==> v6 <==
==> flow/design.v (excerpt) <==
module arc4(input logic clk, input logic rst_n,
            input logic en, output logic rdy,
            input logic [23:0] key,
            output logic [7:0] ct_addr, input logic [7:0] ct_rddata,
            output logic [7:0] pt_addr, input logic [7:0] pt_rddata, output logic [7:0] pt_wrdata, output logic pt_wren);
clock: 6.13 ns
lec_check: 0
cap_margin: 25
cell_pad_in_sites_detail_placement: 2
cell_pad_in_sites_global_placement: 2
core_aspect_ratio: 0.68
core_margin: 2
core_utilization: 40
cts_cluster_size: 68
gpl_routability_driven: 1
gpl_timing_driven: 0
hold_slack_margin: -0.02
max_routing_layer: met4
min_routing_layer: met2
place_density_lb_addon: 0.28
setup_slack_margin: 1.01
slew_margin: 20
tns_end_percent: 85
run.sh (not shown) runs the stock make flow with config.mk's settings and CLKGATE_MAP_FILE=.
==> inputs of v21, as changes to v6 <==
Settings changed: ABC_AREA set to 1, CAP_MARGIN 25 to 35, CELL_PAD_IN_SITES_DETAIL_PLACEMENT 2 to 0, CELL_PAD_IN_SITES_GLOBAL_PLACEMENT 2 to 3, CORE_ASPECT_RATIO 0.68 to 0.67, CORE_MARGIN 2 to 5, CORE_UTILIZATION 40 to 15, CTS_CLUSTER_DIAMETER set to 370, CTS_CLUSTER_SIZE 68 to unset, GPL_TIMING_DRIVEN 0 to unset, HOLD_SLACK_MARGIN -0.02 to 0.08, MIN_ROUTING_LAYER met2 to met1, PLACE_DENSITY_LB_ADDON 0.28 to 0.25, SETUP_SLACK_MARGIN 1.01 to unset, TNS_END_PERCENT 85 to 40.
==> flow/constraint.sdc (replaced) <==
create_clock -name core_clock -period 9.48 [get_ports {clk}]
set_input_delay 1.8960 -clock core_clock [delete_from_list [all_inputs] [get_ports {clk}]]
set_output_delay 1.8960 -clock core_clock [all_outputs]
set_load 0.01 [all_outputs]
==> inputs of v35, as changes to v6 <==
Settings changed: ABC_AREA set to 1, CAP_MARGIN 25 to 30, CELL_PAD_IN_SITES_DETAIL_PLACEMENT 2 to unset, CELL_PAD_IN_SITES_GLOBAL_PLACEMENT 2 to unset, CORE_ASPECT_RATIO 0.68 to 0.86, CORE_MARGIN 2 to 4, CORE_UTILIZATION 40 to 51, CTS_CLUSTER_DIAMETER set to 139, CTS_CLUSTER_SIZE 68 to unset, GPL_ROUTABILITY_DRIVEN 1 to 0, HOLD_SLACK_MARGIN -0.02 to unset, PLACE_DENSITY set to 0.5, PLACE_DENSITY_LB_ADDON 0.28 to unset, SETUP_SLACK_MARGIN 1.01 to unset, SLEW_MARGIN 20 to 0, TNS_END_PERCENT 85 to unset.
==> flow/constraint.sdc (replaced) <==
create_clock -name core_clock -period 6.84 [get_ports {clk}]
set_input_delay 1.3680 -clock core_clock [delete_from_list [all_inputs] [get_ports {clk}]]
set_output_delay 1.3680 -clock core_clock [all_outputs]
set_load 0.01 [all_outputs]
==> summary of the runs <==
v21 went through all stages and came out clean. v6 ended with an error in global routing (5_1_grt). v35 died in global routing (5_1_grt) with GRT-0116.
Between v6 and v21, the lower die size is in v6 (gap about 60%, measured against v21).
Synthesized area is the same in v21 and v35.
Against v35, the synthesized cell count of v6 is lower by about 45%.
==> figures <==
Number of gates resized after cts: v35 1431; v6 392; v21 0
Mux cell area share after synthesis: v35 0%; v6 18.3%; v21 0%
Status: v35 stopped before the end; v6 stopped before the end; v21 finished clean
Stage where the flow stopped: v35 global routing (5_1_grt); v6 global routing (5_1_grt); v21 -
Xor+xnor area frac: v35 0.173%; v6 0.374%; v21 0.173%
Std-Cell Core Area: v35 335000 um2; v6 419000 um2; v21 1140000 um2
Distinct cell type count after synthesis: v35 59; v6 92; v21 59
Number of buffers created by CTS: v35 424; v6 413; v21 498
FP Util: v35 51.3%; v6 40.2%; v21 15.1%
Number of core rows: v35 197; v6 196; v21 321
Avg Cell Area, Syn: v35 12.6 um2; v6 22.2 um2; v21 12.6 um2
Area post-placement: v35 195000 um2; v6 184000 um2; v21 197000 um2
Adder-cell area share of the yosys netlist: v35 0.492%; v6 0.502%; v21 0.492%

---

==> run a: inputs <==
==> flow/design.v <==
module s_mem(input logic [7:0] address, input logic clock, input logic [7:0] data,
             input logic wren, output logic [7:0] q);
    logic [7:0] mem [0:255];
    always_ff @(posedge clock) begin
        if (wren) begin
            mem[address] <= data;
            q <= data;
        end
        else q <= mem[address];
    end
endmodule
module init(input logic clk, input logic rst_n,
            input logic en, output logic rdy,
            output logic [7:0] addr, output logic [7:0] wrdata, output logic wren);
    logic high;
    logic [7:0] i;
    enum {WAIT,EXEC,DONE} state;
    always_ff @(posedge clk)begin
        if(rst_n == 0) begin
            state <= WAIT;
            high <= 0;
        end
        else unique case(state)
            WAIT:begin
                i <= 0;
                if(en) high <= 1;
                if(!en&& high)begin 
                    high <= 0;
                    state <= EXEC;
                end
            end
            EXEC:begin
                if(i<=255) begin
                    if(addr<255) state<= EXEC;
                    else state <= DONE;
                    i <= i+1;
                end
            end
            DONE:begin
                state <= WAIT;
                i<=0;
            end
        endcase 
    end
    always_comb begin
        wrdata = 0;
        addr = 0;
        rdy = 1;
        wren = 0;
        case(state)
            WAIT: begin
                wrdata = 0;
                addr = 0;
                if(!en&& high) rdy = 0;
                else rdy = 1;
                wren = 0;
            end
            EXEC:begin
                wrdata = i;
                addr = i;
                rdy = 0;
                if(en == 0)
                    wren = 1;
                else wren = 0;
            end
            DONE: begin
                wrdata = 0;
                addr = 0;
                rdy = 0;
                wren = 0;
            end
        endcase
    end
endmodule
module ksa(input logic clk, input logic rst_n,
           input logic en, output logic rdy,
           input logic [23:0] key,
           output logic [7:0] addr, input logic [7:0] rddata, output logic [7:0] wrdata, output logic wren);
    logic high;
    logic [7:0] i,j,si,sj,key0,key1,key2,temp_si;
    logic [3:0] what;
    enum {WAIT,RDSi,RDSj,WRSi,WRSj} state;
    always_ff @(posedge clk)begin
        if(rst_n == 0) begin
            state <= WAIT;
            high <= 0;
        end
        else unique case(state)
            WAIT:begin
                i <= 0;
                j <= 0;
                si <=0;
                sj <=0;
                if(en) high <= 1;
                if(!en && high)begin 
                    high <= 0;
                    state <= RDSi;
                end
            end
            RDSi:begin
                state <= RDSj;
            end
            RDSj:begin
                si <= rddata;
                case (i % 3)
                    0: j <= (j + temp_si + key[23:16]) % 256;  
                    1: j <= (j + temp_si + key[15:8]) % 256;   
                    2: j <= (j + temp_si + key[7:0]) % 256;   
                endcase
                state <= WRSj;
            end
            WRSj:begin 
                sj<=rddata;
                state <= WRSi;
            end
            WRSi:begin
                if(i<255) begin
                    state <= RDSi;
                    i <= i+1;
                end
                else state <= WAIT;
            end
        endcase 
    end
    always_comb begin
        temp_si = 0;
        wrdata = 0;
        addr = 0;
        rdy = 0;
        wren = 0;
        case(state)
            WAIT:begin
                wrdata = 0;
                addr = 0;
                rdy = 1;
                wren = 0;
            end
            RDSi:begin
                wrdata = 0;
                addr = i;
                rdy = 0;
                wren = 0;
            end
            RDSj:begin
                temp_si =rddata;
                wrdata = 0;
                case (i % 3)
                    0: addr = (j + temp_si + key[23:16]) % 256;  
                    1: addr = (j + temp_si + key[15:8]) % 256;   
                    2: addr = (j + temp_si + key[7:0]) % 256;   
                endcase
                rdy = 0;
                wren = 0;
            end
            WRSj:begin
                wrdata = si;
                addr = j;
                rdy = 0;
                wren = 1;
            end
            WRSi:begin
                wrdata = sj;
                addr = i;
                rdy = 0;
                wren = 1;
            end
        endcase
    end
endmodule
module prga(input logic clk, input logic rst_n,
            input logic en, output logic rdy,
            input logic [23:0] key,
            output logic [7:0] s_addr, input logic [7:0] s_rddata, output logic [7:0] s_wrdata, output logic s_wren,
            output logic [7:0] ct_addr, input logic [7:0] ct_rddata,
            output logic [7:0] pt_addr, input logic [7:0] pt_rddata, output logic [7:0] pt_wrdata, output logic pt_wren);
    logic high;
    logic [7:0] pad [255:0];
    logic [7:0] i,j,k,si,sj,msg_len,ctk,temp_si;
    logic [3:0] what;
    enum {WAIT,RDSi,RDSj,WRSi,WRSj,SETj,GETSj,MSG_LEN,GET_LEN,PADk,RDPADk, 
    PT_LEN,RDCTk, GETCTk, WRPTk} state;
    always_ff @(posedge clk)begin
        if(rst_n == 0) begin
            state <= WAIT;
            high <= 0;
        end
        else unique case(state)
            WAIT:begin
                i <= 0;
                j <= 0;
                k <= 1;
                si <=0;
                sj <=0;
                pad[i] <= 8'h0;
                if(en) high <= 1;
                if(!en && high)begin 
                    high <= 0;
                    state <= MSG_LEN;
                end
            end
            MSG_LEN:begin
                state <= GET_LEN;
            end
            GET_LEN:begin
                msg_len <= ct_rddata;
                state <=RDSi;
            end
            RDSi:begin
                if(msg_len != 0) begin 
                    i <= (i+1) % 256;
                end
                state <=SETj;
            end
            SETj:begin
                si <= s_rddata;
                j <= (j + temp_si) % 256; 
                state <= RDSj;
            end
            RDSj:begin
                state <= GETSj;
            end
            GETSj:begin
                sj<=s_rddata;
                state <= WRSj;
            end
            WRSj:begin 
                state <= WRSi;
            end
            WRSi:begin
                state <= RDPADk;
            end
            RDPADk:begin
                state <= PADk;
            end
            PADk:begin
                pad[k] <= s_rddata;
                if(k<msg_len) begin
                    state <= RDSi;
                    k <= k + 1;
                end
                else begin
                    state <= PT_LEN;
                    k<=1;
                end
            end
            PT_LEN:begin
               if(msg_len == 0) state <= WAIT;
               else state <= RDCTk;
            end
            RDCTk:begin
                state <= GETCTk;
            end
            GETCTk:begin
                ctk <= ct_rddata;
                state <= WRPTk;
            end
            WRPTk:begin
                if(k<msg_len) begin
                    state <= RDCTk;
                    k <= k + 1;
                end
                else state <= WAIT;
            end
        endcase 
    end
    always_comb begin
        s_wrdata = 8'b0;
        s_addr = 8'b0;
        s_wren = 1'b0;
        ct_addr = 8'b0;
        pt_wrdata = 8'b0;
        pt_addr = 8'b0;
        pt_wren = 1'b0;
        rdy = 1'b0;
        temp_si = 0;
        case(state)
            WAIT:begin
                s_wrdata = 0;
                s_addr = 0;
                rdy = 1;
                s_wren = 0;
            end
            MSG_LEN:begin
                ct_addr = i;
                rdy = 0;
            end
            GET_LEN:begin
                ct_addr = i;
                rdy = 0;
            end
            RDSi:begin
                s_wrdata = 0;
                s_addr = (i+1) % 256;
                rdy = 0;
                s_wren = 0;
            end
            SETj:begin
                temp_si = s_rddata;
                s_wrdata = 0;
                s_addr = i;
                rdy = 0;
                s_wren = 0;
            end
            RDSj:begin
                s_wrdata = 0;
                s_addr = j;
                rdy = 0;
                s_wren = 0;
            end
            GETSj:begin
                s_wrdata = 0;
                s_addr = j;
                rdy = 0;
                s_wren = 0;
            end
            WRSj:begin
                s_wrdata = si;
                s_addr = j;
                rdy = 0;
                s_wren = 1;
            end
            WRSi:begin
                s_wrdata = sj;
                s_addr = i;
                rdy = 0;
                s_wren = 1;
            end
            RDPADk:begin
                s_wrdata = 0;
                s_addr = (sj+si) % 256;
                rdy = 0;
                s_wren = 0;
            end
            PADk:begin
                s_wrdata = 0;
                s_addr = (sj+si) % 256;
                rdy = 0;
                s_wren = 0;
            end
            PT_LEN:begin
                pt_wrdata = msg_len;
                pt_addr = 0;
                rdy = 0;
                pt_wren = 1;
            end
            RDCTk:begin
                ct_addr = k;
                rdy = 0;
            end
            GETCTk:begin
                ct_addr = k;
                rdy = 0;
            end
            WRPTk:begin
                pt_wrdata = pad[k] ^ ctk; 
                pt_addr = k;
                rdy = 0;
                pt_wren = 1;
            end
        endcase
    end
endmodule
module arc4(input logic clk, input logic rst_n,
            input logic en, output logic rdy,
            input logic [23:0] key,
            output logic [7:0] ct_addr, input logic [7:0] ct_rddata,
            output logic [7:0] pt_addr, input logic [7:0] pt_rddata, output logic [7:0] pt_wrdata, output logic pt_wren);
    logic[7:0] ADDR,WRDATA,Q,ksaADDR,ksaWRDATA,initADDR,initWRDATA,
    prgaADDR,prgaWRDATA;
    logic WREN,ksaWREN,initWREN,initEN,ksaEN,ksaRDY,initRDY,
    prgaEN,prgaRDY,prgaWREN;
    logic high,startflag,initflag,ksaflag,prgaflag;
    enum {WAIT,EXEC,DONE} state;
    always_ff @(posedge clk)begin
        if(rst_n == 0) begin
            state <= WAIT;
            high <= 0; startflag <= 0; initflag <= 0; ksaflag <= 0; prgaflag <= 0;
            initEN <= 0; ksaEN <= 0; prgaEN <= 0;
        end
        else unique case(state)
            WAIT:begin
                if(en) high <= 1;
                if(!en&& high)begin 
                    high <= 0;
                    state <= EXEC;
                    startflag<=1;
                end
            end
            EXEC:begin
                if(startflag) begin 
                    initEN <= 1;
                    startflag <=0;
                end                   
                else initEN <= 0;
                if(!initRDY) initflag <= 1;
                if(initflag && initRDY) begin 
                    initflag <= 0;
                    ksaEN <=1;
                end
                else ksaEN <= 0;
                if(!ksaRDY) ksaflag <= 1;
                if(ksaflag && ksaRDY) begin 
                    ksaflag <= 0;
                    prgaEN <=1;
                end
                else prgaEN <= 0;
                if(!prgaRDY) prgaflag <= 1;
                if(prgaflag && prgaRDY) begin 
                    prgaflag <= 0;
                    state <= WAIT;
                end
                else state <= EXEC;
            end
        endcase 
    end
    always_comb begin
        case(state)
            WAIT: rdy = 1;
            EXEC: rdy = 0;
            default: rdy = 1;
        endcase
    end
    assign WREN = (initRDY & ksaRDY) ? prgaWREN:(initRDY ? ksaWREN : initWREN);
    assign ADDR = (initRDY & ksaRDY) ? prgaADDR:(initRDY ? ksaADDR : initADDR);
    assign WRDATA = (initRDY & ksaRDY) ? prgaWRDATA:(initRDY ? ksaWRDATA : initWRDATA);
    s_mem s(.address(ADDR), .clock(clk), .data(WRDATA), .wren(WREN), .q(Q));
    init i(.clk(clk), .rst_n(rst_n), .en(initEN), .rdy(initRDY),
        .addr(initADDR),.wrdata(initWRDATA),.wren(initWREN));
    ksa k(.clk(clk),.rst_n(rst_n),
        .en(ksaEN), .rdy(ksaRDY),
        .key(key), .addr(ksaADDR), .rddata(Q), .wrdata(ksaWRDATA), .wren(ksaWREN));
    prga p(.clk(clk), .rst_n(rst_n), .en(prgaEN), .rdy(prgaRDY),.key(key),.s_addr(prgaADDR),.s_rddata(Q),
    .s_wrdata(prgaWRDATA),.s_wren(prgaWREN),.ct_addr(ct_addr), .ct_rddata(ct_rddata), .pt_addr(pt_addr), .pt_rddata(pt_rddata), 
    .pt_wrdata(pt_wrdata), .pt_wren(pt_wren));
endmodule
==> flow/run.sh <==
#!/bin/bash
# the make line also repeats each setting of config.mk as NAME=value (left out here)
make -C /OpenROAD-flow-scripts/flow DESIGN_CONFIG=/design/flow/config.mk WORK_HOME=/design/flow/orfs CLKGATE_MAP_FILE= finish
==> flow/config.mk <==
export PLATFORM = sky130hd
export DESIGN_NAME = arc4
export DESIGN_NICKNAME = arc4
export VERILOG_FILES = /design/flow/design.v
export SDC_FILE = /design/flow/constraint.sdc
export NUM_CORES = 4
export LEC_CHECK = 0
export CAP_MARGIN = 20
export CORE_ASPECT_RATIO = 0.84
export CORE_MARGIN = 2
export CORE_UTILIZATION = 72
export CTS_CLUSTER_DIAMETER = 372
export CTS_CLUSTER_SIZE = 15
export PLACE_DENSITY = 0.35
export SETUP_SLACK_MARGIN = 1.73
export SLEW_MARGIN = 5
export TNS_END_PERCENT = 80
==> flow/constraint.sdc <==
create_clock -name core_clock -period 6.01 [get_ports {clk}]
set_input_delay 1.2020 -clock core_clock [delete_from_list [all_inputs] [get_ports {clk}]]
set_output_delay 1.2020 -clock core_clock [all_outputs]
set_load 0.01 [all_outputs]
==> run b (differences from run a) <==
CELL_PAD_IN_SITES_GLOBAL_PLACEMENT = 0   (was default)
CORE_ASPECT_RATIO = default   (was 0.84)
CORE_MARGIN = 8   (was 2)
CORE_UTILIZATION = 25   (was 72)
CTS_CLUSTER_DIAMETER = default   (was 372)
CTS_CLUSTER_SIZE = default   (was 15)
GPL_ROUTABILITY_DRIVEN = 1   (was default)
HOLD_SLACK_MARGIN = -0.08   (was default)
PLACE_DENSITY = default   (was 0.35)
PLACE_DENSITY_LB_ADDON = 0.26   (was default)
SETUP_SLACK_MARGIN = -0.21   (was 1.73)
TNS_END_PERCENT = default   (was 80)
==> flow/constraint.sdc (replaced) <==
create_clock -name core_clock -period 12.7 [get_ports {clk}]
set_input_delay 2.5400 -clock core_clock [delete_from_list [all_inputs] [get_ports {clk}]]
set_output_delay 2.5400 -clock core_clock [all_outputs]
set_load 0.01 [all_outputs]
==> results <==
Run b finished with timing, DRC and antenna clean. Run a completed, yet does not pass: negative setup slack. Of run a and run b, run a has the higher maximum frequency (gap 41%, measured against run b). Against run a, the count of clock-buffer cells in the layout of run b is higher by 137. Between run b and run a, the lower worst setup slack is in run a (gap 3400 ps). Routed wire length: run a is higher than run b (about 17%). Sequential power: run b is lower than run a (about 50%). Of run a and run b, run a has the higher worst hold slack (gap 12 ps). In die size, run b is at 2.9 times the value of run a. Against run a, the clock power of run b is smaller by 37%. In synthesized cell count, run b and run a do not differ. Of run b and run a, run b has the higher final cell count (gap 50%, measured against run a). Of run a and run b, run a has the higher core utilization (gap 54 points).
==> figures <==
Run status: run a failed layout checks; run b complete, no violations
Violated checks: run a negative setup slack; run b -
Critical path destination: run a s.mem[204][7]; run b s.mem[48][4]
Number of cells in the design after placement: run a 11100; run b 16500
Sequential Power: run a 32.2 mW; run b 15.3 mW
Crit share post-route: run a 134%; run b 89.2%
Post-route insts no fill: run a 11600; run b 17400
Routability cong.: run a 0.909; run b 0.787
PD cells: run a 277 nW/um^2; run b 145 nW/um^2
Maximum number of pins on one net before global-route repair: run a 201; run b 189
Max IR drop VDD: run a 0.000362 V; run b 0.000127 V
Antenna cell count: run a 23; run b 7
Post-CTS Setup Bufs: run a 45; run b 0
Post-Route WL: run a 522000 um; run b 445000 um
Logic depth of the worst path, buffers included: run a 39; run b 35
Fraction of area in multi-input gates: run a 22.1%; run b 20.2%
Met2 track utilization from global routing: run a 67.7%; run b 20.6%
Fillcell total: run a 9094; run b 65000
Detail Placement HPWL: run a 281000 um; run b 274000 um
Cell mode on critical path: run a a21o_1; run b ha_1
Net Sw Power: run a 11.2 mW; run b 5.75 mW
Site row count: run a 162; run b 301
Aggregate negative setup slack: run a -3925510 ps; run b 0 ps
Length of the first detailed-routing pass in iterations: run a 8; run b 6
Power figures rest on the tool's default switching activity, not on a simulated workload.
